[flow/config.mk]
export PLATFORM = sky130hd
export DESIGN_NAME = axi_gpio
export DESIGN_NICKNAME = axi_gpio
export VERILOG_FILES = /design/flow/design.v
export SDC_FILE = /design/flow/constraint.sdc
export NUM_CORES = 4
export LEC_CHECK = 0
export CAP_MARGIN = 15
export CORE_MARGIN = 2
export CORE_UTILIZATION = 71
export CTS_CLUSTER_DIAMETER = 376
export CTS_CLUSTER_SIZE = 21
export SETUP_SLACK_MARGIN = -0.2
export SLEW_MARGIN = 20
[flow/constraint.sdc]
create_clock -name core_clock -period 2.15 [get_ports {aclk}]
set_input_delay 0.4300 -clock core_clock [delete_from_list [all_inputs] [get_ports {aclk}]]
set_output_delay 0.4300 -clock core_clock [all_outputs]
set_load 0.01 [all_outputs]
[flow/design.v]
module axi_gpio #(
    parameter int N_GPIOS = 32,
    parameter int AXI_ADDR_WIDTH = 12,
    parameter int AXI_DATA_WIDTH = 32
)(
   input aclk,
   input aresetn, 
   input  logic [N_GPIOS-1:0] gpio_in_raw ,
   output logic [N_GPIOS-1:0] gpio_out,
   output logic irq,  
   output logic arready,
   input logic [AXI_ADDR_WIDTH-1:0] araddr,
   input logic arvalid,
   output logic [AXI_DATA_WIDTH-1:0] rdata,
   output logic [1:0] rresp,
   output logic rvalid,
   input logic rready,
   input logic wvalid,
   output logic wready,
   input logic [AXI_DATA_WIDTH-1:0] wdata,
   input logic [AXI_DATA_WIDTH/8-1:0] wstrb,
   input logic bready,
   output logic bvalid,
   output logic [1:0] bresp,
   output logic awready,
   input logic [AXI_ADDR_WIDTH-1:0] awaddr,
   input logic awvalid
);
  localparam logic [31:0] VERSION = 32'h0001_0000;
  localparam int WORD_IDX_W = (AXI_ADDR_WIDTH >= 2) ? (AXI_ADDR_WIDTH-2) : 1;
  localparam logic [WORD_IDX_W-1:0] VERSION_WORD = 'h0B;  
  localparam logic [WORD_IDX_W-1:0] SCRATCH_WORD = 'h0C;  
  localparam logic [WORD_IDX_W-1:0] DIR_WORD       = 'h000;  
  localparam logic [WORD_IDX_W-1:0] OUT_WORD       = 'h001;  
  localparam logic [WORD_IDX_W-1:0] OUT_SET_WORD   = 'h002;  
  localparam logic [WORD_IDX_W-1:0] OUT_CLR_WORD   = 'h003;  
  localparam logic [WORD_IDX_W-1:0] IN_WORD        = 'h004;  
  localparam logic [WORD_IDX_W-1:0] IRQ_MASK_WORD  = 'h005;  
  localparam logic [WORD_IDX_W-1:0] IRQ_STATUS_WORD= 'h006;  
  localparam logic [WORD_IDX_W-1:0] IRQ_CLEAR_WORD = 'h007;  
  localparam logic [WORD_IDX_W-1:0] EDGE_EN_WORD   = 'h008;  
  localparam logic [WORD_IDX_W-1:0] EDGE_POL_WORD  = 'h009;  
  localparam logic [WORD_IDX_W-1:0] LVL_POL_WORD   = 'h00A;  
  localparam logic [WORD_IDX_W-1:0] DEBOUNCE_WORD  = 'h00D;  
  logic [AXI_DATA_WIDTH-1:0] scratch_q;  
  logic [N_GPIOS-1:0] dir_q, out_q;
  logic [N_GPIOS-1:0] in_meta, in_sync;  
  logic [N_GPIOS-1:0] clr_mask, clr_mask_next;
  logic [N_GPIOS-1:0] irq_mask_q, irq_status_q, edge_en_q, edge_pol_q, lvl_pol_q;
  logic [7:0]         debounce_cfg_q;             
  logic [N_GPIOS-1:0] in_db_q, in_db_d;          
  logic [AXI_ADDR_WIDTH-1:0] araddr_q;
  logic [AXI_ADDR_WIDTH-1:0] awaddr_q;
  logic [AXI_DATA_WIDTH-1:0] wdata_q;
  logic [AXI_DATA_WIDTH/8-1:0] wstrb_q;
  logic                  ar_hs;  
  assign ar_hs         = arvalid & arready;
  function automatic logic [AXI_DATA_WIDTH-1:0] apply_wstrb(
    input logic [AXI_DATA_WIDTH-1:0] cur,
    input logic [AXI_DATA_WIDTH-1:0] wdata_i,
    input logic [AXI_DATA_WIDTH/8-1:0] wstrb_i
);
logic [AXI_DATA_WIDTH-1:0] mask;
mask = { {8{wstrb_i[3]}}, {8{wstrb_i[2]}}, {8{wstrb_i[1]}}, {8{wstrb_i[0]}} };
apply_wstrb = (cur & ~mask) | (wdata_i & mask);
  endfunction
function automatic [N_GPIOS-1:0] apply_wstrb_to_gpio(
  input [N_GPIOS-1:0]            prev,
  input [AXI_DATA_WIDTH-1:0]     wdata_i,
  input [AXI_DATA_WIDTH/8-1:0]   wstrb_i
);
  logic [AXI_DATA_WIDTH-1:0] prev_ext, nxt_ext;
  prev_ext                 = '0;
  prev_ext[N_GPIOS-1:0]    = prev;
  nxt_ext                  = apply_wstrb(prev_ext, wdata_i, wstrb_i);
  apply_wstrb_to_gpio = nxt_ext[N_GPIOS-1:0];
endfunction
function automatic [N_GPIOS-1:0] w1_mask_gpio(
  input [AXI_DATA_WIDTH-1:0]     wdata_i,
  input [AXI_DATA_WIDTH/8-1:0]   wstrb_i
);
  logic [AXI_DATA_WIDTH-1:0] strobe_mask;
  logic [AXI_DATA_WIDTH-1:0] masked;
  strobe_mask = '0;
  for (int b = 0; b < AXI_DATA_WIDTH/8; b++)
    strobe_mask[8*b +: 8] = {8{wstrb_i[b]}};
    masked = wdata_i & strobe_mask;
  w1_mask_gpio = masked[N_GPIOS-1:0];
endfunction
always_ff @(posedge aclk or negedge aresetn) begin
  if (!aresetn) begin
    in_meta <= '0;
    in_sync <= '0;
  end else begin
    in_meta <= gpio_in_raw;  
    in_sync <= in_meta;      
  end
end
logic [7:0] db_cnt   [0:N_GPIOS-1];  
always_ff @(posedge aclk or negedge aresetn) begin
  if (!aresetn) begin
    for (int i=0;i<N_GPIOS;i++) begin
      db_cnt[i] <= '0;
    end
    in_db_q <= '0;
  end else begin
    if (debounce_cfg_q == 8'd0) begin
      in_db_q <= in_sync;
      for (int i=0;i<N_GPIOS;i++) db_cnt[i] <= '0;
    end else begin
      for (int i=0;i<N_GPIOS;i++) begin
        if (in_sync[i] == in_db_q[i]) begin
          db_cnt[i] <= '0;  
        end else begin
          db_cnt[i] <= db_cnt[i] + 8'd1;
          if (db_cnt[i] >= debounce_cfg_q) begin
            in_db_q[i] <= in_sync[i];  
            db_cnt[i]  <= '0;
          end
        end
      end
    end
  end
end
always_ff @(posedge aclk or negedge aresetn) begin
  if (!aresetn) in_db_d <= '0;
  else          in_db_d <= in_db_q;
end
wire [N_GPIOS-1:0] rise =  in_db_q & ~in_db_d;
wire [N_GPIOS-1:0] fall = ~in_db_q &  in_db_d;
wire [N_GPIOS-1:0] edge_evt  = ((edge_pol_q & rise) | (~edge_pol_q & fall)) & edge_en_q;
wire [N_GPIOS-1:0] level_evt = (in_db_q    ^ ~lvl_pol_q) & ~edge_en_q;
wire [N_GPIOS-1:0] new_events = edge_evt | level_evt;
always_ff @(posedge aclk or negedge aresetn) begin
  if (!aresetn) begin
    irq_status_q <= '0;
  end else begin
    irq_status_q <= (irq_status_q | new_events) & ~clr_mask;
  end
end
assign irq = |(irq_status_q & irq_mask_q);
    logic aw_hs, w_hs;
    assign aw_hs = awvalid && awready;
    assign w_hs = wvalid && wready;
    always_ff @(posedge aclk or negedge aresetn)begin
        if(!aresetn)begin
            awready <= 1'b1;
            bvalid <= 1'b0;
            bresp <= 2'b00;
            wready <= 1'b1;
            awaddr_q <= '0;
            wdata_q <= '0;
            wstrb_q <= '0;
            scratch_q <= '0;
            irq_mask_q     <= '0;
            edge_en_q      <= '0;             
            edge_pol_q     <= {N_GPIOS{1'b1}};   
            lvl_pol_q      <= {N_GPIOS{1'b1}};   
            debounce_cfg_q <= 8'd0;           
            clr_mask_next <= '0;
            dir_q <= '0;
            out_q <= '0;
        end else begin
            if(awready && awvalid)begin 
                awready <= 1'b0;     
                awaddr_q <= awaddr;  
            end
            if(wready && wvalid) begin
                wready <= 1'b0;
                wdata_q <= wdata;
                wstrb_q <= wstrb;
            end
            clr_mask_next <= '0;
            if (!bvalid && !awready && !wready)begin  
                unique case (awaddr_q[AXI_ADDR_WIDTH-1:2])
                    DIR_WORD: dir_q <= apply_wstrb_to_gpio(dir_q,wdata_q,wstrb_q);
                    OUT_WORD: out_q <= apply_wstrb_to_gpio(out_q,wdata_q,wstrb_q);
                    OUT_SET_WORD: begin  
                        out_q <= out_q | w1_mask_gpio(wdata_q, wstrb_q);
                    end
                    OUT_CLR_WORD: begin  
                        out_q <= out_q & ~w1_mask_gpio(wdata_q, wstrb_q);
                    end
                    SCRATCH_WORD: scratch_q <= apply_wstrb(scratch_q, wdata_q, wstrb_q);
                    IRQ_MASK_WORD:  irq_mask_q  <= apply_wstrb_to_gpio(irq_mask_q,  wdata_q, wstrb_q);
                    EDGE_EN_WORD:   edge_en_q   <= apply_wstrb_to_gpio(edge_en_q,   wdata_q, wstrb_q);
                    EDGE_POL_WORD:  edge_pol_q  <= apply_wstrb_to_gpio(edge_pol_q,  wdata_q, wstrb_q);
                    LVL_POL_WORD:   lvl_pol_q   <= apply_wstrb_to_gpio(lvl_pol_q,   wdata_q, wstrb_q);
                    IRQ_CLEAR_WORD: begin
                      clr_mask_next <= w1_mask_gpio(wdata_q, wstrb_q);
                    end
                     DEBOUNCE_WORD: begin
                        if (wstrb_q[0]) debounce_cfg_q <= wdata_q[7:0];
                      end
                    default: ;
                endcase       
                bvalid <= 1'b1;
                bresp <= 2'b00;  
        end
            if(bvalid && bready)begin
                bvalid <= 1'b0;
                awready <= 1'b1;
                wready <= 1'b1;
        end
        end
    end
always_ff @(posedge aclk or negedge aresetn) begin
  if (!aresetn) clr_mask <= '0;
  else          clr_mask <= clr_mask_next;
end
  always_ff @(posedge aclk or negedge aresetn)begin
    if(!aresetn) begin
        arready <= 1'b1;
        rvalid <= 1'b0;
        rdata <= '0;
        rresp <= 2'b00;  
    end
    else begin
        if(arready && arvalid) begin
            araddr_q <= araddr;
            arready <= 1'b0;
            rvalid <= 1'b1;
            unique case (araddr[AXI_ADDR_WIDTH-1:2])
                DIR_WORD:      rdata <= {{(AXI_DATA_WIDTH-N_GPIOS){1'b0}}, dir_q};  
                OUT_WORD:      rdata <= {{(AXI_DATA_WIDTH-N_GPIOS){1'b0}}, out_q};
                OUT_SET_WORD:  rdata <= {{(AXI_DATA_WIDTH-N_GPIOS){1'b0}}, out_q};  
                OUT_CLR_WORD:  rdata <= {{(AXI_DATA_WIDTH-N_GPIOS){1'b0}}, out_q};  
                IN_WORD:         rdata <= {{(AXI_DATA_WIDTH-N_GPIOS){1'b0}}, in_db_q};  
                IRQ_MASK_WORD:   rdata <= {{(AXI_DATA_WIDTH-N_GPIOS){1'b0}}, irq_mask_q};
                IRQ_STATUS_WORD: rdata <= {{(AXI_DATA_WIDTH-N_GPIOS){1'b0}}, irq_status_q};
                EDGE_EN_WORD:    rdata <= {{(AXI_DATA_WIDTH-N_GPIOS){1'b0}}, edge_en_q};
                EDGE_POL_WORD:   rdata <= {{(AXI_DATA_WIDTH-N_GPIOS){1'b0}}, edge_pol_q};
                LVL_POL_WORD:    rdata <= {{(AXI_DATA_WIDTH-N_GPIOS){1'b0}}, lvl_pol_q};
                DEBOUNCE_WORD:   rdata <= {{(AXI_DATA_WIDTH-8){1'b0}}, debounce_cfg_q};
                VERSION_WORD: rdata <= VERSION;  
                SCRATCH_WORD: rdata <= scratch_q;
                default: rdata <='0;
            endcase
            rresp <= 2'b00;
        end
        if(rvalid && rready)begin
            rvalid <= 1'b0;
            arready <= 1'b1;
        end
        end
    end
    assign gpio_out = out_q & dir_q;
endmodule
[flow/run.sh]
#!/bin/bash
# the make line also repeats each setting of config.mk as NAME=value (left out here)
make -C /OpenROAD-flow-scripts/flow DESIGN_CONFIG=/design/flow/config.mk WORK_HOME=/design/flow/orfs CLKGATE_MAP_FILE= finish
==> metrics.yaml, run 1 <==
status: "finished with violations"
violations: "negative setup slack"
first_pass_iters: 6
clkPwrFrac_pct: 27.8
worstPathMaxFanout: 14
netlist_top_cells_count: "728 x dfrtp_1, 384 x nor2_1, 288 x ha_1, 277 x mux2_2, 191 x xor2_1"
grt_pass1_vias: 31300
switching_share_pct: 30.59
chip_area_um2: 57330
final.fill_count: 2273
ir_drop_mv: 0.8906
start_kind: "flip-flop"
insertion_delay_ps: 640
pg_clk_mw: 8.96
max_slew_margin_pct: 55.10
ys_cells: 3537
avgRoutedWirePerCell_um: 28.72
die_x_um: 239.4
critical_path_buf_inv_count: 3
synth_cells: 3537
ios: 173
antenna_found_initial: 7
syn_area_um2: 39360
min_path_type: "input pin to flip-flop"
combinationalPowerShare_pct: 17.8
antenna_left: 0
min_to: "in_meta[1]$_DFF_PN0_"
critPathMaxStageDelay_ps: 550
synth-edff-count: 0
track_usage_pct: 40.52
cts_tree: "built"
finalSetupViolations: 332
top_area_cell: "dfrtp_1"
grt_pass1_wl_mm: 176.8
ys.flop_type: "dfrtp_1"
area_delta_synth_final_pct: 24.55
worstSetupPathDepth: 9
comb-power_mw: 5.74
mux_share_pct: 9.814
clock_tree.root_cell: "clkbuf_16"
tightest_slew_ps: 671.0
coreArea_um2: 54990
ys_sh_adder_pct: 9.156
syn_area_per_cell_um2: 11.13
top_cell_area_share_pct: 46.29
logic_area_um2: 20900
initial_core_util_pct: 71.58
port_buffers: 164
rr_worst_depth: 9
seq-power_mw: 17.5
crit_arrival_ps: 3530
warning_count: 34
vias: 32990
crit_path_end_kind: "flip-flop"
synthSimpleGateAreaFrac_pct: 14.42
critPathLaunch: "debounce_cfg_q[6]$_DFFE_PN0P_"
top_cells_by_area: "dfrtp_1 46%, ha_1 9.2%, mux2_2 7.9%"
fin_crit_sh_pct: 139.1
finalHoldViolCount: 0
fin_ws_ps: -841.0
seqPwrFrac_pct: 54.4
drc: 0
cp.required_ps: 2690
routed_wl_mm: 137.4
powerDensity_nw_per_um2: 657.7
htree_levels: 2
dpl_cell_area_um2: 44490
dpl.hpwl_mm: 81.62
cts_max_path_buffers: 3
aoi_share_pct: 8.053
die_h_um: 239.4
largestPowerGroup: "registers"
finalClockSkew_ps: 34.71
rsz0062_at_grt: "yes"
path_cells: "clkinv_4 -> buf_12 -> buf_4 -> ha_1 -> a21oi_1 -> o21ai_0 -> nor3_2 -> nor2b_2 -> mux2_4"
path_clk_slew_ps: 100
cts_buffers: 43
grt-ovfl-total: 0
top_cell: "dfrtp_1"
p_switching_mw: 9.864
holdCritStartpoint: "gpio_in_raw[1]"
p_leak_nw: 22.21
r2r-end: "in_db_q[8]$_DFFE_PN0P_"
grt_start_max_net_pins: 99
drv_cap: 0
ys_ff: 795
synth_cell_types: 62
rows: 86
slew_viol_final: 0
xor_area_share_pct: 5.563
cp_top_family: "AND-OR/OR-AND gates"
rrSetupSlack_ps: -840
yosys_area_um2: 39360
viasPerCell: 6.896
min_period_ps: 2991
cp_slowest_cell: "a21oi_1"
yosysSeqAreaShare_pct: 50.76
internal-power_mw: 22.38
worstSetupPathType: "flip-flop to flip-flop"
clock_sinks: 795
drtIter0Drc: 3668
gp_congestion: 1.012
fin_area_um2: 49020
logic_family: "simple AND/OR/NAND/NOR gates"
endpoint: "in_db_q[8]$_DFFE_PN0P_"
timing.rr.start: "debounce_cfg_q[6]$_DFFE_PN0P_"
holdPathStages: 1
clock.fmax_ghz: 0.3343
final-seq-area_um2: 19980
yosysWarnings: 2
nets: 4385
setup_tns_ps: -70960
async_reset_ff_share_pct: 100.0
layer usage:
metal	track usage, %	share of wire [%]	vias up
met4	21.12	8.9	6
met1	53.01	35	16290
met3	9.024	12	870
met5	0	0.058	-
li1	-	-	13500
met2	63.81	44	2322
timing repair:
item                                    in CTS  in global routing
pin swaps                                    6                174
endpoints found under the setup margin      21                190
resized                                     45                329
buffers inserted                             3                 65
endpoints found under the hold margin       45                  0
hold buffers                                 1                  0
cloned                                       3                 13
through the flow:
stage / setup WS [ps] / utilization (%) / cells / power [mW] / hold WS (ps)
3_5_place_dp: -428.9 / 80.91 / 4639 / 22.18 / 330.8
4_1_cts: -437.5 / 83.68 / 4723 / 30.91 / 224.6
2_1_floorplan: -188.9 / - / 3540 / 19.57 / 134.4
3_3_place_gp: -380.1 / 80.91 / 4639 / 21.90 / 329.9
5_1_grt: -1162 / 89.14 / 4781 / 33.13 / 224.4
6_report: -841.0 / 89.15 / 4784 / 32.24 / 229.4
final cells by class:
type / count / share of cell area [%]
inverter: 101 / 0.8142
tap: 748 / 1.909
multi-input combinational: 2529 / 42.63
clock inverter: 4 / 0.06381
antenna: 4 / 0.02042
clock buffer: 75 / 2.440
timing repair buffer: 528 / 11.36
sequential: 795 / 40.76
==> run 2: changes to the inputs <==
CAP_MARGIN = 20   (was 15)
CORE_UTILIZATION = 45   (was 71)
CTS_CLUSTER_DIAMETER = default   (was 376)
CTS_CLUSTER_SIZE = default   (was 21)
SETUP_SLACK_MARGIN = default   (was -0.2)
clock period = 2.61 ns   (was 2.15 ns; I/O delays follow)
==> metrics.yaml, run 2 <==
ys_cells: 3537
ir_drop_mv: 0.5988
grt_start_max_net_pins: 103
max_slew_margin_pct: 37.80
placedCellCount: 4888
top_cell: "dfrtp_1"
whs_ps: 321.2
antenna_found_initial: 4
worstSetupPathType: "flip-flop to output pin"
setup_tns_ps: -73.97
vias: 28330
fin_crit_sh_pct: 102.8
chip_area_um2: 89840
yosysSeqAreaShare_pct: 50.76
ys_sh_adder_pct: 9.156
synth-edff-count: 0
worstPathMaxFanout: 3
top_usage_layer: "met2"
async_reset_ff_share_pct: 100.0
endpoint: "irq"
drtIter0Drc: 2196
drv_cap: 0
syn_area_um2: 39360
grt_pass1_wl_mm: 173.2
xor_area_share_pct: 5.563
power_mw: 31.22
switching_share_pct: 27.32
met2_usage_pct: 38.97
tightest_slew_ps: 929.5
grt_pass1_vias: 28070
grtUsageMet3_pct: 3.700
critical_path_buf_inv_count: 1
yosysWarnings: 2
synth_cell_types: 62
seq-power_mw: 14.5
insertion_delay_ps: 640
synthSimpleGateAreaFrac_pct: 14.42
finalHoldViolCount: 0
clkPwrFrac_pct: 42.3
drc: 0
fin_ws_ps: -73.97
largestPowerGroup: "registers"
final.fill_count: 7631
powerDensity_nw_per_um2: 668.8
rr_worst_depth: 6
grt.met1_usage_pct: 36.70
min_period_ps: 2684
clock_sinks: 795
track_usage_pct: 25.19
path_clk_slew_ps: 60
cts_tree: "built"
clock.fmax_ghz: 0.3726
cp.required_ps: 2090
netlist_top_cells_count: "728 x dfrtp_1, 384 x nor2_1, 288 x ha_1, 277 x mux2_2, 191 x xor2_1"
synth_cells: 3537
status: "finished with violations"
pre_cts_ws_ps: -124.3
top_area_cell: "dfrtp_1"
area_delta_synth_final_pct: 18.59
cts_buffers: 89
final-seq-area_um2: 19980
comb-power_mw: 3.48
die_h_um: 299.7
cp_slowest_cell: "or4_4"
ys_ff: 795
combinationalPowerShare_pct: 11.1
clock_tree.root_cell: "clkbuf_16"
internal-power_mw: 22.69
min_to: "in_meta[4]$_DFF_PN0_"
logic_family: "simple AND/OR/NAND/NOR gates"
rsz0062_at_grt: "yes"
ys.flop_type: "dfrtp_1"
initial_core_util_pct: 45.37
start_kind: "flip-flop"
antenna_left: 0
viasPerCell: 5.601
mux_share_pct: 9.814
syn_area_per_cell_um2: 11.13
grt-ovfl-total: 0
rows: 108
worstSetupPathDepth: 4
top_cell_area_share_pct: 46.29
avgRoutedWirePerCell_um: 22.19
p_leak_nw: 21.29
dpl_cell_area_um2: 43480
dpl.hpwl_mm: 79.06
finalClockSkew_ps: 18.32
path_cells: "a22oi_2 -> nand4_1 -> or4_4 -> buf_6"
violations: "negative setup slack"
yosys_area_um2: 39360
top_cells_by_area: "dfrtp_1 46%, ha_1 9.2%, mux2_2 7.9%"
seqPwrFrac_pct: 46.5
holdCritStartpoint: "gpio_in_raw[4]"
min_path_type: "input pin to flip-flop"
htree_levels: 3
warning_count: 35
die_x_um: 299.7
pg_clk_mw: 13.2
final_util_pct: 53.80
aoi_share_pct: 8.053
ios: 173
port_buffers: 164
crit_arrival_ps: 2160
coreArea_um2: 86750
crit_path_end_kind: "output pin"
cts_max_path_buffers: 3
rrSetupSlack_ps: 130
routed_wl_mm: 112.3
slew_viol_final: 0
holdPathStages: 1
gp_congestion: 0.8847
cp_top_family: "simple AND/OR/NAND/NOR gates"
logic_area_um2: 18600
critPathMaxStageDelay_ps: 590
first_pass_iters: 7
fin_cells: 5058
fin_area_um2: 46680
finalSetupViolations: 1
p_switching_mw: 8.530
nets: 4213
timing.rr.start: "bvalid$_DFFE_PN0P_"
run 2: timing repair:
item,in CTS,in global routing
endpoints found under the setup margin,1,1
buffers inserted,1,0
hold buffers,1,0
pin swaps,1,0
gates resized,14,0
endpoints found under the hold margin,18,0
run 2: metal layers:
layer  part of all wire (%)  wire, um
met2                     45     50520
met5                  0.012        13
met3                    6.1      6798
met1                     46     51900
met4                    2.7      3023
run 2: area by class of cell:
| type | instances | area share, % |
|---|---|---|
| antenna | 2 | 0.01072 |
| sequential | 795 | 42.80 |
| inverter | 101 | 0.8122 |
| timing repair buffer | 310 | 6.726 |
| clock inverter | 27 | 0.7130 |
| tap | 1155 | 3.096 |
| multi-input combinational | 2529 | 39.86 |
| clock buffer | 139 | 5.980 |
==> run 3: changes to the inputs <==
ABC_AREA = 1   (was default)
CORE_UTILIZATION = 72   (was 45)
CTS_CLUSTER_SIZE = 10   (was default)
PLACE_DENSITY_LB_ADDON = 0.13   (was default)
SETUP_SLACK_MARGIN = 0.69   (was default)
clock period = 2.56 ns   (was 2.61 ns; I/O delays follow)
==> metrics.yaml, run 3 <==
yosys_area_um2: 40530
synth_cell_types: 43
chip_area_um2: 58200
initial_core_util_pct: 73.13
dpl_cell_area_um2: 44110
ys_sh_adder_pct: 8.892
placedCellCount: 5636
clock_sinks: 795
ys_cells: 4714
coreArea_um2: 55420
ys.flop_type: "dfrtp_1"
clock_tree.root_cell: "clkbuf_16"
status: "did not finish"
pre_cts_ws_ps: -101.9
cts_max_path_buffers: 3
haltStage: "5_1_grt"
error: "[ERROR GRT-0232] Routing congestion too high. Check the congestion heatmap in the GUI."
synthSimpleGateAreaFrac_pct: 23.46
track_usage_pct: 81.46
htree_levels: 3
grt-ovfl-total: 176
top_cells_by_area: "dfrtp_1 45%, ha_1 8.9%, nand2_1 8.5%"
ys_ff: 795
yosysSeqAreaShare_pct: 49.30
die_x_um: 241.2
top_area_cell: "dfrtp_1"
yosysWarnings: 2
gp_congestion: 0.9583
die_h_um: 241.2
xor_area_share_pct: 2.421
port_buffers: 164
netlist_top_cells_count: "914 x nand2_1, 728 x dfrtp_1, 537 x nor2_1, 481 x inv_1, 356 x o21ai_0"
cts_buffers: 90
aoi_share_pct: 9.963
synth-edff-count: 0
syn_area_per_cell_um2: 8.597
rows: 86
ios: 173
syn_area_um2: 40530
top_cell_area_share_pct: 44.95
logic_family: "simple AND/OR/NAND/NOR gates"
mux_share_pct: 0.1945
synth_cells: 4714
async_reset_ff_share_pct: 100.0
top_cell: "nand2_1"
dpl.hpwl_mm: 78.13
-- run 3: timing repair --
action                                  4_1_cts
hold endpoints to repair                     36
resized                                     378
cloned                                       21
endpoints found under the setup margin      557
pin swaps                                    98
setup buffers                               129
hold buffers                                  1
-- run 3: through the flow --
stage	utilization (%)	total power, mW	hold slack [ps]
detailed placement	79.60	20.68	334.7
CTS	90.00	34.09	285.7
global placement	79.60	20.39	331.4
floorplan	-	17.99	216.4
-- run 3: layer usage --
layer	GRT usage, %	GRT overflow
met2	92.84	89
met3	72.89	6
met4	78.36	76
met1	80.77	5
met5	56.14	0
==> run 4: changes to the inputs <==
ABC_AREA = default   (was 1)
CAP_MARGIN = 5   (was 20)
CORE_UTILIZATION = 37   (was 72)
CTS_CLUSTER_DIAMETER = 39   (was default)
CTS_CLUSTER_SIZE = default   (was 10)
GPL_TIMING_DRIVEN = 1   (was default)
MAX_ROUTING_LAYER = met5   (was default)
PLACE_DENSITY_LB_ADDON = 0.11   (was 0.13)
SETUP_SLACK_MARGIN = 0.29   (was 0.69)
SLEW_MARGIN = 25   (was 20)
TNS_END_PERCENT = 45   (was default)
clock period = 3.61 ns   (was 2.56 ns; I/O delays follow)
==> metrics.yaml, run 4 <==
pre_cts_ws_ps: 449.1
clock.fmax_ghz: 0.3102
top_cell_area_share_pct: 46.29
fin_cells: 5356
setup_tns_ps: 0
htree_levels: 4
mux_share_pct: 9.814
p_switching_mw: 7.352
gp_congestion: 0.8351
comb-power_mw: 2.41
nets: 4224
first_pass_iters: 19
grt_pass1_wl_mm: 180.8
cp_slowest_cell: "or4_4"
timing.rr.start: "debounce_cfg_q[1]$_DFFE_PN0P_"
top_cell: "dfrtp_1"
chip_area_um2: 109000
yosysSeqAreaShare_pct: 50.76
synth_cell_types: 62
cp.required_ps: 2890
grt_start_max_net_pins: 79
vias: 28240
track_usage_pct: 22.17
synth-edff-count: 0
yosys_area_um2: 39360
whs_ps: 339.5
holdCritStartpoint: "clr_mask_next[10]$_DFF_PN0_"
dpl.hpwl_mm: 83.41
endpoint: "irq"
grt_pass1_vias: 28350
aoi_share_pct: 8.053
final.fill_count: 9823
area_delta_synth_final_pct: 23.72
status: "complete, no violations"
avgRoutedWirePerCell_um: 22.21
synth_cells: 3537
antenna_left: 0
tightest_slew_ps: 847.4
rr_worst_depth: 7
drc: 0
worstSetupPathType: "flip-flop to output pin"
slew_viol_final: 0
holdPathStages: 0
ys_sh_adder_pct: 9.156
cts_tree: "built"
critPathLaunch: "irq_status_q[9]$_DFF_PN0_"
clkPwrFrac_pct: 53.4
min_path_type: "flip-flop to flip-flop"
finalSetupViolations: 0
logic_family: "simple AND/OR/NAND/NOR gates"
routed_wl_mm: 118.9
drtIter0Drc: 1861
top_cells_by_area: "dfrtp_1 46%, ha_1 9.2%, mux2_2 7.9%"
rsz0062_at_grt: "no"
grt-ovfl-total: 0
crit_arrival_ps: 2500
placedCellCount: 5075
r2r-end: "in_db_q[9]$_DFFE_PN0P_"
critPathMaxStageDelay_ps: 570
async_reset_ff_share_pct: 100.0
die_h_um: 330.1
die_x_um: 330.1
seq-power_mw: 10.5
netlist_top_cells_count: "728 x dfrtp_1, 384 x nor2_1, 288 x ha_1, 277 x mux2_2, 191 x xor2_1"
internal-power_mw: 20.42
cts_max_path_buffers: 3
rows: 119
finalClockSkew_ps: 35.39
critical_path_buf_inv_count: 1
insertion_delay_ps: 740
ys_cells: 3537
cp_top_family: "simple AND/OR/NAND/NOR gates"
synthSimpleGateAreaFrac_pct: 14.42
max_slew_margin_pct: 43.20
initial_core_util_pct: 37.34
path_clk_slew_ps: 50
ys_ff: 795
fin_ws_ps: 386.1
powerDensity_nw_per_um2: 570.4
switching_share_pct: 26.47
ir_drop_mv: 0.4264
cts_buffers: 150
coreArea_um2: 105400
worstPathMaxFanout: 3
xor_area_share_pct: 5.563
ios: 173
top_area_cell: "dfrtp_1"
path_cells: "a22oi_2 -> nand4_1 -> or4_4 -> dlygate4sd2_1"
port_buffers: 164
pg_clk_mw: 14.8
fin_crit_sh_pct: 89.30
clock_tree.root_cell: "clkbuf_16"
clock_sinks: 795
post_cts_buffers: 0
yosysWarnings: 2
warning_count: 30
combinationalPowerShare_pct: 8.7
viasPerCell: 5.273
power_mw: 27.78
min_to: "clr_mask[10]$_DFF_PN0_"
rrSetupSlack_ps: 900
worstSetupPathDepth: 4
seqPwrFrac_pct: 38.0
min_period_ps: 3224
p_leak_nw: 22.06
syn_area_um2: 39360
antenna_found_initial: 11
drv_cap: 0
crit_path_end_kind: "output pin"
start_kind: "flip-flop"
syn_area_per_cell_um2: 11.13
ys.flop_type: "dfrtp_1"
largestPowerGroup: "clock"
finalHoldViolCount: 0
==> run 4: repair_timing <==
action	CTS	global route
pin swaps	1	1
hold buffers	1	0
resized	5	0
endpoints found under the setup margin	1	1
endpoints found under the hold margin	42	0
==> run 4: metal layers <==
| layer | up-vias | GRT usage (%) | part of all wire (%) |
|---|---|---|---|
| met5 | - | 0 | 0 |
| met1 | 14050 | 31.65 | 47 |
| met2 | 696 | 33.71 | 44 |
| met4 | 0 | 7.614 | 3.0 |
| li1 | 13300 | - | - |
| met3 | 199 | 4.162 | 5.4 |
==> run 4: per-stage QoR <==
| step | util (%) | instance area [um2] |
|---|---|---|
| floorplan | - | 39370 |
| global placement | 41.04 | 43270 |
| detailed placement | 41.04 | 43270 |
| CTS | 46.19 | 48690 |
| global route | 46.19 | 48690 |
| finish | 46.19 | 48690 |
==> run 4: area by class of cell <==
class                      count  area, um2  share of cell area, %
inverter                     101      379.1                 0.7786
sequential                   795      19980                  41.03
clock buffer                 205       4349                  8.932
timing repair buffer         260       2611                  5.363
tap                         1391       1740                  3.574
clock inverter                74       1049                  2.153
antenna                        1      2.502               0.005139
multi-input combinational   2529      18580                  38.16
==> run 5: changes to the inputs <==
CAP_MARGIN = 20   (was 5)
CORE_UTILIZATION = 72   (was 37)
CTS_CLUSTER_DIAMETER = default   (was 39)
CTS_CLUSTER_SIZE = 33   (was default)
GPL_TIMING_DRIVEN = default   (was 1)
MAX_ROUTING_LAYER = default   (was met5)
PLACE_DENSITY = 0.95   (was default)
PLACE_DENSITY_LB_ADDON = default   (was 0.11)
SETUP_SLACK_MARGIN = default   (was 0.29)
SLEW_MARGIN = 20   (was 25)
TNS_END_PERCENT = default   (was 45)
clock period = 2.25 ns   (was 3.61 ns; I/O delays follow)
==> metrics.yaml, run 5 <==
status: "did not finish"
ios: 173
error: "[ERROR GRT-0116] Global routing finished with congestion. Check the congestion regions in the DRC Viewer."
cts_buffers: 79
ys_ff: 795
syn_area_um2: 39360
cts_max_path_buffers: 3
mux_share_pct: 9.814
top_cell: "dfrtp_1"
rows: 85
htree_levels: 3
xor_area_share_pct: 5.563
synth_cells: 3537
gp_congestion: 1.034
logic_family: "simple AND/OR/NAND/NOR gates"
coreArea_um2: 53920
dpl.hpwl_mm: 84.82
synth-edff-count: 0
port_buffers: 164
synth_cell_types: 62
die_h_um: 237.8
yosysSeqAreaShare_pct: 50.76
top_area_cell: "dfrtp_1"
ys.flop_type: "dfrtp_1"
haltStage: "5_1_grt"
initial_core_util_pct: 72.99
ys_cells: 3537
aoi_share_pct: 8.053
syn_area_per_cell_um2: 11.13
netlist_top_cells_count: "728 x dfrtp_1, 384 x nor2_1, 288 x ha_1, 277 x mux2_2, 191 x xor2_1"
synthSimpleGateAreaFrac_pct: 14.42
ys_sh_adder_pct: 9.156
yosys_area_um2: 39360
track_usage_pct: 86.31
top_cells_by_area: "dfrtp_1 46%, ha_1 9.2%, mux2_2 7.9%"
chip_area_um2: 56550
top_cell_area_share_pct: 46.29
clock_tree.root_cell: "clkbuf_16"
die_x_um: 237.8
async_reset_ff_share_pct: 100.0
yosysWarnings: 2
grt-ovfl-total: 466
clock_sinks: 795
-- run 5: routing by layer --
metal,GRT overflow,global-route usage (%)
met3,15,78.43
met1,29,85.26
met4,192,87.35
met5,6,58.35
met2,224,95.86
-- run 5: stage by stage --
stage | instances | instance area [um2] | utilization [%] | setup WS [ps] | hold WS, ps
2_1_floorplan | 3540 | 39400 | - | -0.5140 | 154.4
3_3_place_gp | 4506 | 43620 | 80.90 | -330.8 | 331.7
3_5_place_dp | 4506 | 43620 | 80.90 | -450.5 | 335.5
4_1_cts | 4759 | 49740 | 92.25 | -358.1 | 231.4
-- run 5: timing repair --
item,CTS
gates cloned,10
setup endpoints to repair,357
setup buffers,96
hold buffers,1
pin swaps,172
hold endpoints to repair,36
resized,489
==> run 6: changes to the inputs <==
ABC_AREA = 0   (was default)
CAP_MARGIN = 15   (was 20)
CTS_CLUSTER_DIAMETER = 71   (was default)
CTS_CLUSTER_SIZE = 16   (was 33)
GPL_ROUTABILITY_DRIVEN = 1   (was default)
HOLD_SLACK_MARGIN = -0.09   (was default)
PLACE_DENSITY = default   (was 0.95)
SETUP_SLACK_MARGIN = 0.44   (was default)
clock period = 2.75 ns   (was 2.25 ns; I/O delays follow)
==> metrics.yaml, run 6 <==
critPathMaxStageDelay_ps: 660
endpoint: "db_cnt[20][3]$_DFF_PN0_"
clock_sinks: 795
holdPathStages: 1
drv_cap: 0
first_pass_iters: 8
synthSimpleGateAreaFrac_pct: 14.42
netlist_top_cells_count: "728 x dfrtp_1, 384 x nor2_1, 288 x ha_1, 277 x mux2_2, 191 x xor2_1"
largestPowerGroup: "registers"
drc: 0
crit_path_end_kind: "flip-flop"
ios: 173
top_cell: "dfrtp_1"
syn_area_per_cell_um2: 11.13
min_path_type: "input pin to flip-flop"
synth-edff-count: 0
seqPwrFrac_pct: 51.4
ys_cells: 3537
crit_arrival_ps: 3640
finalHoldViolCount: 0
finalSetupViolations: 18
holdCritStartpoint: "gpio_in_raw[1]"
r2r-end: "db_cnt[20][3]$_DFF_PN0_"
rows: 85
min_to: "in_meta[1]$_DFF_PN0_"
tightest_slew_ps: 934.6
nets: 4272
syn_area_um2: 39360
aoi_share_pct: 8.053
top_cell_area_share_pct: 46.29
htree_levels: 2
top_area_cell: "dfrtp_1"
p_leak_nw: 22.00
avgRoutedWirePerCell_um: 34.38
cts_max_path_buffers: 3
port_buffers: 164
cts_buffers: 55
cp_slowest_cell: "nor2_2"
clkPwrFrac_pct: 30.7
pg_clk_mw: 8.25
grt-ovfl-total: 0
dpl.hpwl_mm: 75.88
ys_ff: 795
worstSetupPathDepth: 10
coreArea_um2: 53920
combinationalPowerShare_pct: 17.8
cts_tree: "built"
drtIter0Drc: 5484
path_cells: "buf_12 -> buf_12 -> buf_12 -> buf_12 -> ha_4 -> nand2b_4 -> a2111oi_4 -> nor3_2 -> nand3b_1 -> nor2_2"
routed_wl_mm: 159.5
worstSetupPathType: "flip-flop to flip-flop"
yosysWarnings: 2
status: "finished with violations"
slew_viol_final: 0
warning_count: 34
comb-power_mw: 4.78
cp.required_ps: 3240
power_mw: 26.83
track_usage_pct: 47.33
path_clk_slew_ps: 90
min_period_ps: 3148
antenna_found_initial: 21
crit_top_cell: "buf_12"
grt_start_max_net_pins: 96
chip_area_um2: 56550
antenna_left: 0
start_kind: "flip-flop"
rsz0062_at_grt: "yes"
synth_cell_types: 62
viasPerCell: 7.613
mux_share_pct: 9.814
ys_sh_adder_pct: 9.156
rrSetupSlack_ps: -400
logic_family: "simple AND/OR/NAND/NOR gates"
synth_cells: 3537
ir_drop_mv: 0.7210
yosys_area_um2: 39360
fin_cells: 4639
powerDensity_nw_per_um2: 546.4
clock.fmax_ghz: 0.3177
yosysSeqAreaShare_pct: 50.76
initial_core_util_pct: 72.99
rr_worst_depth: 10
vias: 35320
placedCellCount: 4402
gp_congestion: 0.9887
p_switching_mw: 8.416
final_util_pct: 91.07
grt_pass1_vias: 33910
area_delta_synth_final_pct: 24.77
cp_top_family: "simple AND/OR/NAND/NOR gates"
die_h_um: 237.8
timing.rr.start: "debounce_cfg_q[0]$_DFFE_PN0P_"
insertion_delay_ps: 690
switching_share_pct: 31.36
critical_path_buf_inv_count: 4
seq-power_mw: 13.8
async_reset_ff_share_pct: 100.0
clock_tree.root_cell: "clkbuf_16"
whs_ps: 318.9
final.fill_count: 1805
die_x_um: 237.8
worstPathMaxFanout: 7
max_slew_margin_pct: 37.28
pre_cts_ws_ps: 50.93
violations: "negative setup slack"
fin_crit_sh_pct: 114.5
xor_area_share_pct: 5.563
grt_pass1_wl_mm: 201.6
ys.flop_type: "dfrtp_1"
critPathLaunch: "debounce_cfg_q[0]$_DFFE_PN0P_"
fin_ws_ps: -398.1
top_cells_by_area: "dfrtp_1 46%, ha_1 9.2%, mux2_2 7.9%"
finalClockSkew_ps: 37.39
internal-power_mw: 18.42
[run 6: repair_timing]
action,4_1_cts,5_1_grt
pin swaps,180,175
buffers inserted,71,40
endpoints found under the setup margin,381,454
gates cloned,10,0
hold endpoints to repair,30,0
hold buffers,1,0
resized,422,312
[run 6: through the flow]
stage               instance area, um2  TNS [ps]
finish                           49110     -1879
global route                     49080     -5824
CTS                              47440    -36.66
detailed placement               42580         0
global placement                 42580         0
floorplan                        39380         0
[run 6: per-layer routing]
layer  global-route usage [%]  part of all wire (%)
met1                    58.51                    32
met2                    73.50                    41
met3                    12.40                    16
met4                    32.34                    11
met5                        0                  0.27
[run 6: cell type report]
cell class                 instances  area (um2)  share of cell area (%)
multi-input combinational       2529       21840                   44.47
inverter                         101       395.4                  0.8051
clock inverter                     2       25.02                 0.05096
antenna                           11       27.53                 0.05605
clock buffer                     102        1574                   3.205
tap                              696       870.8                   1.773
sequential                       795       19990                   40.70
timing repair buffer             403        4390                   8.941
==> run 7: changes to the inputs <==
ABC_AREA = default   (was 0)
CAP_MARGIN = 10   (was 15)
CORE_UTILIZATION = 70   (was 72)
CTS_CLUSTER_DIAMETER = default   (was 71)
CTS_CLUSTER_SIZE = 15   (was 16)
GPL_ROUTABILITY_DRIVEN = default   (was 1)
HOLD_SLACK_MARGIN = default   (was -0.09)
SETUP_SLACK_MARGIN = -0.23   (was 0.44)
clock period = 2.32 ns   (was 2.75 ns; I/O delays follow)
==> metrics.yaml, run 7 <==
port_buffers: 164
violations: "negative setup slack"
pre_cts_ws_ps: -274.6
mux_share_pct: 9.814
p_leak_nw: 21.72
slew_viol_final: 0
drtIter0Drc: 3073
initial_core_util_pct: 71.16
worstPathMaxFanout: 2
worstSetupPathDepth: 4
crit_path_end_kind: "output pin"
crit_arrival_ps: 2220
rr_worst_depth: 7
yosysSeqAreaShare_pct: 50.76
seqPwrFrac_pct: 48.1
path_cells: "a22oi_2 -> nand4_1 -> or4_4 -> buf_6"
cts_buffers: 81
warning_count: 35
placedCellCount: 4585
clkPwrFrac_pct: 39.5
track_usage_pct: 41.00
rows: 86
final.fill_count: 3003
combinationalPowerShare_pct: 12.4
ys_cells: 3537
ios: 173
ys_sh_adder_pct: 9.156
dpl.hpwl_mm: 82.54
yosysWarnings: 2
synth_cell_types: 62
htree_levels: 3
tightest_slew_ps: 686.6
synthSimpleGateAreaFrac_pct: 14.42
grt_start_max_net_pins: 83
antenna_found_initial: 3
top_area_cell: "dfrtp_1"
grt-ovfl-total: 0
synth_cells: 3537
min_to: "in_meta[20]$_DFF_PN0_"
ys_ff: 795
clock.fmax_ghz: 0.3721
ir_drop_mv: 0.8829
seq-power_mw: 16.3
ys.flop_type: "dfrtp_1"
holdPathStages: 1
fin_cells: 4741
finalClockSkew_ps: 25.99
viasPerCell: 6.536
chip_area_um2: 58140
holdCritStartpoint: "gpio_in_raw[20]"
drc: 0
worstSetupPathType: "flip-flop to output pin"
synth-edff-count: 0
xor_area_share_pct: 5.563
largestPowerGroup: "registers"
coreArea_um2: 55310
async_reset_ff_share_pct: 100.0
fin_crit_sh_pct: 115.8
grt_pass1_wl_mm: 180.6
clock_tree.root_cell: "clkbuf_16"
die_x_um: 241.1
finalHoldViolCount: 0
timing.rr.start: "debounce_cfg_q[0]$_DFFE_PN0P_"
p_switching_mw: 9.584
start_kind: "flip-flop"
top_cell: "dfrtp_1"
powerDensity_nw_per_um2: 724.8
finalSetupViolations: 172
endpoint: "irq"
insertion_delay_ps: 640
grt_pass1_vias: 32150
r2r-end: "in_db_q[21]$_DFFE_PN0P_"
vias: 30990
syn_area_um2: 39360
internal-power_mw: 24.37
yosys_area_um2: 39360
cp.required_ps: 1860
fin_ws_ps: -367.7
final-seq-area_um2: 19980
nets: 4309
netlist_top_cells_count: "728 x dfrtp_1, 384 x nor2_1, 288 x ha_1, 277 x mux2_2, 191 x xor2_1"
top_cell_area_share_pct: 46.29
switching_share_pct: 28.22
die_h_um: 241.1
critPathLaunch: "irq_status_q[8]$_DFF_PN0_"
critical_path_buf_inv_count: 1
status: "finished with violations"
comb-power_mw: 4.22
top_cells_by_area: "dfrtp_1 46%, ha_1 9.2%, mux2_2 7.9%"
routed_wl_mm: 116.9
drv_cap: 0
final_util_pct: 84.71
aoi_share_pct: 8.053
cp_top_family: "simple AND/OR/NAND/NOR gates"
cts_tree: "built"
rsz0062_at_grt: "yes"
pg_clk_mw: 13.4
critPathMaxStageDelay_ps: 590
syn_area_per_cell_um2: 11.13
logic_area_um2: 18610
min_path_type: "input pin to flip-flop"
cp_slowest_cell: "or4_4"
avgRoutedWirePerCell_um: 24.65
antenna_left: 0
gp_congestion: 1.012
area_delta_synth_final_pct: 19.04
min_period_ps: 2688
max_slew_margin_pct: 54.06
clock_sinks: 795
logic_family: "simple AND/OR/NAND/NOR gates"
path_clk_slew_ps: 60
first_pass_iters: 6
cts_max_path_buffers: 3
rrSetupSlack_ps: -170
## run 7: through the flow
step / TNS (ps) / hold slack (ps) / power (mW) / cell area [um2]
2_1_floorplan: -4085 / 168.4 / 18.13 / 39370
3_3_place_gp: -6526 / 331.5 / 20.22 / 44040
3_5_place_dp: -10570 / 334.7 / 20.49 / 44040
4_1_cts: -7785 / 243.3 / 33.81 / 46810
5_1_grt: -35240 / 249.1 / 34.93 / 46850
6_report: -10720 / 258.2 / 33.96 / 46850
## run 7: per-layer routing
layer	track usage [%]	up-vias	routed length, um
li1	-	13410	-
met1	52.71	15410	44570
met2	63.95	1688	54010
met3	10.93	479	11750
met4	22.00	0	6560
met5	0	-	0
## run 7: final cells by class
class                           count  area share, %
Timing Repair Buffer              414          8.992
Antenna cell                        2        0.01068
Tap cell                          748          1.998
Clock inverter                     44         0.9801
Clock buffer                      108          4.845
Sequential cell                   795          42.65
Inverter                          101         0.8092
Multi-Input combinational cell   2529          39.72
## run 7: timing repair
| item | 4_1_cts | 5_1_grt |
|---|---|---|
| hold buffers | 1 | 0 |
| buffers inserted | 1 | 1 |
| gates resized | 10 | 17 |
| setup endpoints to repair | 1 | 66 |
| hold endpoints to repair | 17 | 0 |
| pin swaps | 3 | 3 |
==> run 8: changes to the inputs <==
CAP_MARGIN = 20   (was 10)
CORE_UTILIZATION = 40   (was 70)
CTS_CLUSTER_SIZE = default   (was 15)
SETUP_SLACK_MARGIN = default   (was -0.23)
clock period = 5.0 ns   (was 2.32 ns; I/O delays follow)
==> metrics.yaml, run 8 <==
coreArea_um2: 97990
path_clk_slew_ps: 60
avgRoutedWirePerCell_um: 21.85
insertion_delay_ps: 670
viasPerCell: 5.493
setup_tns_ps: 0
clkPwrFrac_pct: 42.5
powerDensity_nw_per_um2: 351.9
crit_path_end_kind: "output pin"
track_usage_pct: 22.02
syn_area_per_cell_um2: 11.13
min_to: "in_sync[15]$_DFF_PN0_"
async_reset_ff_share_pct: 100.0
pg_clk_mw: 6.84
p_switching_mw: 4.472
gp_congestion: 0.8684
ys_sh_adder_pct: 9.156
die_h_um: 317.7
min_path_type: "flip-flop to flip-flop"
antenna_left: 0
synthSimpleGateAreaFrac_pct: 14.42
mux_share_pct: 9.814
netlist_top_cells_count: "728 x dfrtp_1, 384 x nor2_1, 288 x ha_1, 277 x mux2_2, 191 x xor2_1"
seq-power_mw: 7.63
aoi_share_pct: 8.053
yosysSeqAreaShare_pct: 50.76
grt_pass1_vias: 27410
first_pass_iters: 5
warning_count: 36
yosysWarnings: 2
logic_family: "simple AND/OR/NAND/NOR gates"
xor_area_share_pct: 5.563
min_period_ps: 3825
grt-ovfl-total: 0
top_area_cell: "dfrtp_1"
pre_cts_ws_ps: 1234
cts_hold_buf: 0
ys.flop_type: "dfrtp_1"
antenna_found_initial: 4
top_cell: "dfrtp_1"
r2r-end: "out_q[2]$_DFFE_PN0P_"
status: "complete, no violations"
worstSetupPathType: "flip-flop to output pin"
nets: 4106
final_util_pct: 46.60
path_cells: "a22oi_1 -> nand4_1 -> or4_1 -> clkdlybuf4s50_1"
ys_ff: 795
ir_drop_mv: 0.2851
internal-power_mw: 11.60
post_cts_buffers: 0
worstSetupPathDepth: 4
worstPathMaxFanout: 3
critPathMaxStageDelay_ps: 630
finalSetupViolations: 0
clock_tree.root_cell: "clkbuf_16"
rrSetupSlack_ps: 1920
p_leak_nw: 20.64
htree_levels: 3
chip_area_um2: 100900
dpl_cell_area_um2: 42560
cts_tree: "built"
fin_crit_sh_pct: 76.51
synth-edff-count: 0
rsz0062_at_grt: "no"
drv_cap: 0
final.fill_count: 8983
die_x_um: 317.7
synth_cell_types: 62
slew_viol_final: 0
holdPathStages: 0
area_delta_synth_final_pct: 16.03
port_buffers: 164
drc: 0
critical_path_buf_inv_count: 1
cts_buffers: 89
drtIter0Drc: 2066
post_cts_resized: 0
top_cells_by_area: "dfrtp_1 46%, ha_1 9.2%, mux2_2 7.9%"
fin_ws_ps: 1175
tightest_slew_ps: 1158
cp_slowest_cell: "or4_1"
syn_area_um2: 39360
clock_sinks: 795
largestPowerGroup: "registers"
switching_share_pct: 27.83
synth_cells: 3537
timing.rr.start: "awaddr_q[11]$_DFFE_PN0P_"
cts_max_path_buffers: 3
cp.required_ps: 4000
dpl.hpwl_mm: 76.13
critPathLaunch: "irq_status_q[9]$_DFF_PN0_"
finalHoldViolCount: 0
cp_top_family: "simple AND/OR/NAND/NOR gates"
comb-power_mw: 1.60
rr_worst_depth: 6
fin_area_um2: 45670
holdCritStartpoint: "in_meta[15]$_DFF_PN0_"
ys_cells: 3537
rows: 115
routed_wl_mm: 111.1
start_kind: "flip-flop"
crit_arrival_ps: 2830
seqPwrFrac_pct: 47.5
grt_pass1_wl_mm: 171.0
whs_ps: 344.0
combinationalPowerShare_pct: 9.9
yosys_area_um2: 39360
top_cell_area_share_pct: 46.29
ios: 173
max_slew_margin_pct: 22.66
clock.fmax_ghz: 0.2614
endpoint: "irq"
finalClockSkew_ps: 37.84
initial_core_util_pct: 40.17
grt_start_max_net_pins: 113
vias: 27920
==> run 8: area by class of cell <==
type | count | area (um2) | area share [%]
Inverter | 101 | 379.1 | 0.8302
Tap cell | 1287 | 1610 | 3.526
Clock buffer | 128 | 2675 | 5.858
Clock inverter | 38 | 421.7 | 0.9234
Sequential cell | 795 | 19980 | 43.75
Timing Repair Buffer | 203 | 2019 | 4.422
Antenna cell | 2 | 5.005 | 0.01096
Multi-Input combinational cell | 2529 | 18580 | 40.68
==> run 8: metrics by stage <==
| step | power, mW | instances |
|---|---|---|
| finish | 16.07 | 5083 |
| global placement | 9.297 | 4914 |
| floorplan | 8.414 | 3540 |
| detailed placement | 9.326 | 4915 |
| global route | 16.72 | 5082 |
| CTS | 16.21 | 5081 |
==> run 8: routing by layer <==
metal	share of wire, %	vias up	global-route usage (%)
met5	0.012	-	0
li1	-	12970	-
met4	3.1	2	7.545
met2	45	740	34.69
met3	5.3	184	2.809
met1	46	14030	31.37
==> run 9: changes to the inputs <==
CAP_MARGIN = 5   (was 20)
CORE_UTILIZATION = 72   (was 40)
CTS_CLUSTER_DIAMETER = 375   (was default)
CTS_CLUSTER_SIZE = 14   (was default)
HOLD_SLACK_MARGIN = 0.29   (was default)
PLACE_DENSITY_LB_ADDON = 0.26   (was default)
SETUP_SLACK_MARGIN = 0.53   (was default)
TNS_END_PERCENT = 5   (was default)
clock period = 2.13 ns   (was 5.0 ns; I/O delays follow)
==> metrics.yaml, run 9 <==
mux_share_pct: 9.814
htree_levels: 3
yosys_area_um2: 39360
port_buffers: 164
cts_max_path_buffers: 3
ys_sh_adder_pct: 9.156
clock_sinks: 795
gp_congestion: 0.9900
synth_cell_types: 62
top_area_cell: "dfrtp_1"
dpl_cell_area_um2: 44300
cts_buffers: 66
haltStage: "5_1_grt"
chip_area_um2: 56550
yosysWarnings: 2
logic_family: "simple AND/OR/NAND/NOR gates"
die_x_um: 237.8
dpl.hpwl_mm: 83.19
top_cell: "dfrtp_1"
netlist_top_cells_count: "728 x dfrtp_1, 384 x nor2_1, 288 x ha_1, 277 x mux2_2, 191 x xor2_1"
synth-edff-count: 0
ys.flop_type: "dfrtp_1"
coreArea_um2: 53920
placedCellCount: 4566
syn_area_per_cell_um2: 11.13
synthSimpleGateAreaFrac_pct: 14.42
status: "did not finish"
xor_area_share_pct: 5.563
top_cells_by_area: "dfrtp_1 46%, ha_1 9.2%, mux2_2 7.9%"
aoi_share_pct: 8.053
clock_tree.root_cell: "clkbuf_16"
ys_ff: 795
die_h_um: 237.8
ios: 173
syn_area_um2: 39360
yosysSeqAreaShare_pct: 50.76
rows: 85
async_reset_ff_share_pct: 100.0
ys_cells: 3537
top_cell_area_share_pct: 46.29
synth_cells: 3537
initial_core_util_pct: 72.99
run 9: timing repair:
| item | 4_1_cts |
|---|---|
| hold buffers | 33 |
| cloned | 7 |
| pin swaps | 231 |
| setup buffers | 37 |
| endpoints found under the hold margin | 581 |
| setup endpoints to repair | 654 |
| gates resized | 447 |
run 9: metrics by stage:
stage | setup WS, ps | total power, mW | setup TNS [ps]
detailed placement | -546.8 | 22.36 | -44100
floorplan | -120.5 | 19.75 | -3218
global placement | -472.3 | 22.07 | -16100
CTS | -553.0 | 34.49 | -13220
==> run 10: changes to the inputs <==
CAP_MARGIN = 20   (was 5)
CORE_UTILIZATION = 66   (was 72)
CTS_CLUSTER_DIAMETER = default   (was 375)
CTS_CLUSTER_SIZE = default   (was 14)
HOLD_SLACK_MARGIN = default   (was 0.29)
PLACE_DENSITY_LB_ADDON = default   (was 0.26)
SETUP_SLACK_MARGIN = default   (was 0.53)
TNS_END_PERCENT = default   (was 5)
clock period = 2.09 ns   (was 2.13 ns; I/O delays follow)
==> metrics.yaml, run 10 <==
drtIter0Drc: 5581
max_slew_margin_pct: 23.78
fin_crit_sh_pct: 171.5
path_clk_slew_ps: 60
yosysSeqAreaShare_pct: 50.76
fin_area_um2: 54080
top_area_cell: "dfrtp_1"
antenna_left: 0
rows: 89
cts_tree: "built"
internal-power_mw: 28.58
top_cell_area_share_pct: 46.29
ys_cells: 3537
antenna_found_initial: 20
switching_share_pct: 30.58
synthSimpleGateAreaFrac_pct: 14.42
start_kind: "flip-flop"
p_leak_nw: 24.00
ys_sh_adder_pct: 9.156
finalHoldViolCount: 0
top_cell: "dfrtp_1"
critical_path_buf_inv_count: 3
r2r-end: "in_db_q[13]$_DFFE_PN0P_"
die_x_um: 248.2
rsz0062_at_grt: "yes"
setup_tns_ps: -137610
tightest_slew_ps: 1143
syn_area_per_cell_um2: 11.13
aoi_share_pct: 8.053
comb-power_mw: 7.16
avgRoutedWirePerCell_um: 35.13
xor_area_share_pct: 5.563
drv_cap: 0
netlist_top_cells_count: "728 x dfrtp_1, 384 x nor2_1, 288 x ha_1, 277 x mux2_2, 191 x xor2_1"
grt_pass1_wl_mm: 208.0
die_h_um: 248.2
worstSetupPathType: "flip-flop to flip-flop"
placedCellCount: 4673
combinationalPowerShare_pct: 17.4
yosysWarnings: 2
fin_ws_ps: -1495
rrSetupSlack_ps: -1500
critPathMaxStageDelay_ps: 830
clock_tree.root_cell: "clkbuf_16"
final.fill_count: 1973
holdCritStartpoint: "gpio_in_raw[23]"
holdPathStages: 1
seqPwrFrac_pct: 44.3
ir_drop_mv: 0.9077
yosys_area_um2: 39360
min_to: "in_meta[23]$_DFF_PN0_"
initial_core_util_pct: 66.69
coreArea_um2: 59020
critPathLaunch: "debounce_cfg_q[6]$_DFFE_PN0P_"
rr_worst_depth: 9
syn_area_um2: 39360
timing.rr.start: "debounce_cfg_q[6]$_DFFE_PN0P_"
mux_share_pct: 9.814
viasPerCell: 7.375
synth_cells: 3537
grt_pass1_vias: 34580
htree_levels: 3
grt_start_max_net_pins: 78
gp_congestion: 0.9716
dpl.hpwl_mm: 83.59
clock.fmax_ghz: 0.2789
finalClockSkew_ps: 39.95
ys_ff: 795
logic_family: "simple AND/OR/NAND/NOR gates"
endpoint: "in_db_q[13]$_DFFE_PN0P_"
cts_max_path_buffers: 3
powerDensity_nw_per_um2: 761.1
min_path_type: "input pin to flip-flop"
synth-edff-count: 0
async_reset_ff_share_pct: 100.0
track_usage_pct: 45.35
cp_top_family: "simple AND/OR/NAND/NOR gates"
synth_cell_types: 62
p_switching_mw: 12.59
violations: "negative setup slack"
nets: 4515
clkPwrFrac_pct: 38.3
ios: 173
clock_sinks: 795
path_cells: "clkinvlp_4 -> buf_12 -> buf_16 -> ha_4 -> a21oi_2 -> o21ai_2 -> nor3_4 -> nor2b_4 -> mux2_4"
area_delta_synth_final_pct: 37.42
cp.required_ps: 2630
crit_arrival_ps: 4130
worstPathMaxFanout: 6
final_util_pct: 91.64
first_pass_iters: 9
grt-ovfl-total: 0
pg_clk_mw: 15.8
status: "finished with violations"
worstSetupPathDepth: 9
cts_buffers: 85
top_cells_by_area: "dfrtp_1 46%, ha_1 9.2%, mux2_2 7.9%"
largestPowerGroup: "registers"
warning_count: 35
drc: 0
port_buffers: 164
dpl_cell_area_um2: 44690
seq-power_mw: 18.2
insertion_delay_ps: 690
slew_viol_final: 0
vias: 36710
ys.flop_type: "dfrtp_1"
finalSetupViolations: 374
crit_path_end_kind: "flip-flop"
fin_cells: 4977
min_period_ps: 3585
cp_slowest_cell: "nor3_4"
routed_wl_mm: 174.8
chip_area_um2: 61600
-- run 10: what timing repair did --
item                                    CTS  global route
endpoints found under the hold margin    21             0
resized                                 617           383
endpoints found under the setup margin  507           484
buffers inserted                         74            64
gates cloned                             16             4
pin swaps                               312           196
hold buffers                              1             0
-- run 10: final cells by class --
cell class | count | area, um2 | share of cell area [%]
antenna | 9 | 22.52 | 0.04164
clock buffer | 127 | 2457 | 4.544
clock inverter | 27 | 350.3 | 0.6478
inverter | 101 | 397.9 | 0.7357
multi-input combinational | 2529 | 23150 | 42.80
sequential | 795 | 19990 | 36.96
tap | 773 | 967.2 | 1.788
timing repair buffer | 616 | 6753 | 12.49
-- run 10: layer usage --
metal | vias to the layer above | global-route usage [%] | routed length [um]
met3 | 1498 | 13.40 | 28600
met4 | 28 | 28.71 | 18520
met5 | - | 0 | 493
li1 | 13830 | - | -
met1 | 17750 | 57.08 | 55640
met2 | 3602 | 68.98 | 71590
-- run 10: stage by stage --
stage,hold WS (ps),power (mW),setup slack [ps]
2_1_floorplan,122.4,20.14,-160.5
3_3_place_gp,331.2,22.61,-593.5
3_5_place_dp,334.7,22.86,-651.4
4_1_cts,194.1,39.36,-549.3
5_1_grt,177.6,41.82,-1329
6_report,178.1,41.17,-1495
==> run 11: changes to the inputs <==
ABC_AREA = 1   (was default)
CORE_UTILIZATION = 72   (was 66)
CTS_CLUSTER_SIZE = 10   (was default)
PLACE_DENSITY_LB_ADDON = 0.13   (was default)
clock period = 2.12 ns   (was 2.09 ns; I/O delays follow)
==> metrics.yaml, run 11 <==
synth_cells: 4714
cts_max_path_buffers: 3
htree_levels: 3
top_area_cell: "dfrtp_1"
ys_cells: 4714
gp_congestion: 0.9672
yosysWarnings: 2
port_buffers: 164
die_h_um: 241.2
rows: 86
syn_area_um2: 40530
syn_area_per_cell_um2: 8.597
clock_sinks: 795
yosys_area_um2: 40530
dpl.hpwl_mm: 83.65
async_reset_ff_share_pct: 100.0
ys_ff: 795
pre_cts_ws_ps: -235.8
ios: 173
mux_share_pct: 0.1945
synth_cell_types: 43
chip_area_um2: 58200
initial_core_util_pct: 73.13
status: "did not finish"
haltStage: "5_1_grt"
cts_buffers: 90
die_x_um: 241.2
top_cell: "nand2_1"
xor_area_share_pct: 2.421
logic_family: "simple AND/OR/NAND/NOR gates"
synth-edff-count: 0
top_cell_area_share_pct: 44.95
aoi_share_pct: 9.963
coreArea_um2: 55420
top_cells_by_area: "dfrtp_1 45%, ha_1 8.9%, nand2_1 8.5%"
netlist_top_cells_count: "914 x nand2_1, 728 x dfrtp_1, 537 x nor2_1, 481 x inv_1, 356 x o21ai_0"
yosysSeqAreaShare_pct: 49.30
synthSimpleGateAreaFrac_pct: 23.46
ys_sh_adder_pct: 8.892
clock_tree.root_cell: "clkbuf_16"
ys.flop_type: "dfrtp_1"
==> run 11: stage by stage <==
stage               hold WS, ps  std cells  instance area [um2]  setup TNS [ps]
CTS                       190.8       5982                48640          -293.3
global placement          330.6       5788                45230           -3851
floorplan                 128.4       4717                40560          -224.0
detailed placement        331.2       5788                45230           -5928
==> run 11: what timing repair did <==
| action | in CTS |
|---|---|
| setup endpoints to repair | 100 |
| pin swaps | 23 |
| gates cloned | 11 |
| hold buffers | 1 |
| endpoints found under the hold margin | 64 |
| gates resized | 116 |
| buffers inserted | 26 |
==> run 12: changes to the inputs <==
ABC_AREA = default   (was 1)
CORE_UTILIZATION = 71   (was 72)
CTS_CLUSTER_DIAMETER = 395   (was default)
CTS_CLUSTER_SIZE = 33   (was 10)
PLACE_DENSITY_LB_ADDON = default   (was 0.13)
SETUP_SLACK_MARGIN = -0.18   (was default)
clock period = 1.95 ns   (was 2.12 ns; I/O delays follow)
==> metrics.yaml, run 12 <==
chip_area_um2: 57330
xor_area_share_pct: 5.563
placedCellCount: 4714
netlist_top_cells_count: "728 x dfrtp_1, 384 x nor2_1, 288 x ha_1, 277 x mux2_2, 191 x xor2_1"
mux_share_pct: 9.814
aoi_share_pct: 8.053
status: "did not finish"
ys.flop_type: "dfrtp_1"
ys_cells: 3537
syn_area_um2: 39360
die_h_um: 239.4
synth_cells: 3537
haltStage: "5_1_grt"
dpl.hpwl_mm: 84.06
synth_cell_types: 62
pre_cts_ws_ps: -666.4
top_cell_area_share_pct: 46.29
yosysWarnings: 2
synthSimpleGateAreaFrac_pct: 14.42
clock_tree.root_cell: "clkbuf_16"
yosysSeqAreaShare_pct: 50.76
dpl_cell_area_um2: 45190
die_x_um: 239.4
ios: 173
top_cells_by_area: "dfrtp_1 46%, ha_1 9.2%, mux2_2 7.9%"
htree_levels: 1
port_buffers: 164
syn_area_per_cell_um2: 11.13
cts_buffers: 28
clock_sinks: 795
coreArea_um2: 54990
cts_max_path_buffers: 3
logic_family: "simple AND/OR/NAND/NOR gates"
top_cell: "dfrtp_1"
rows: 86
async_reset_ff_share_pct: 100.0
gp_congestion: 0.9756
ys_sh_adder_pct: 9.156
synth-edff-count: 0
ys_ff: 795
yosys_area_um2: 39360
initial_core_util_pct: 71.58
top_area_cell: "dfrtp_1"
run 12: what timing repair did:
item                       CTS
resized                    507
hold endpoints to repair   107
buffers inserted            65
setup endpoints to repair  326
pin swaps                  317
hold buffers                 1
cloned                      12
run 12: through the flow:
step / hold WS (ps) / setup TNS, ps
after detailed placement: 328.8 / -114700
after CTS: 132.5 / -111890
after global placement: 328.3 / -82320
after floorplan: 94.41 / -42440
No activity file was given, so power comes from the tool's default toggle rates.
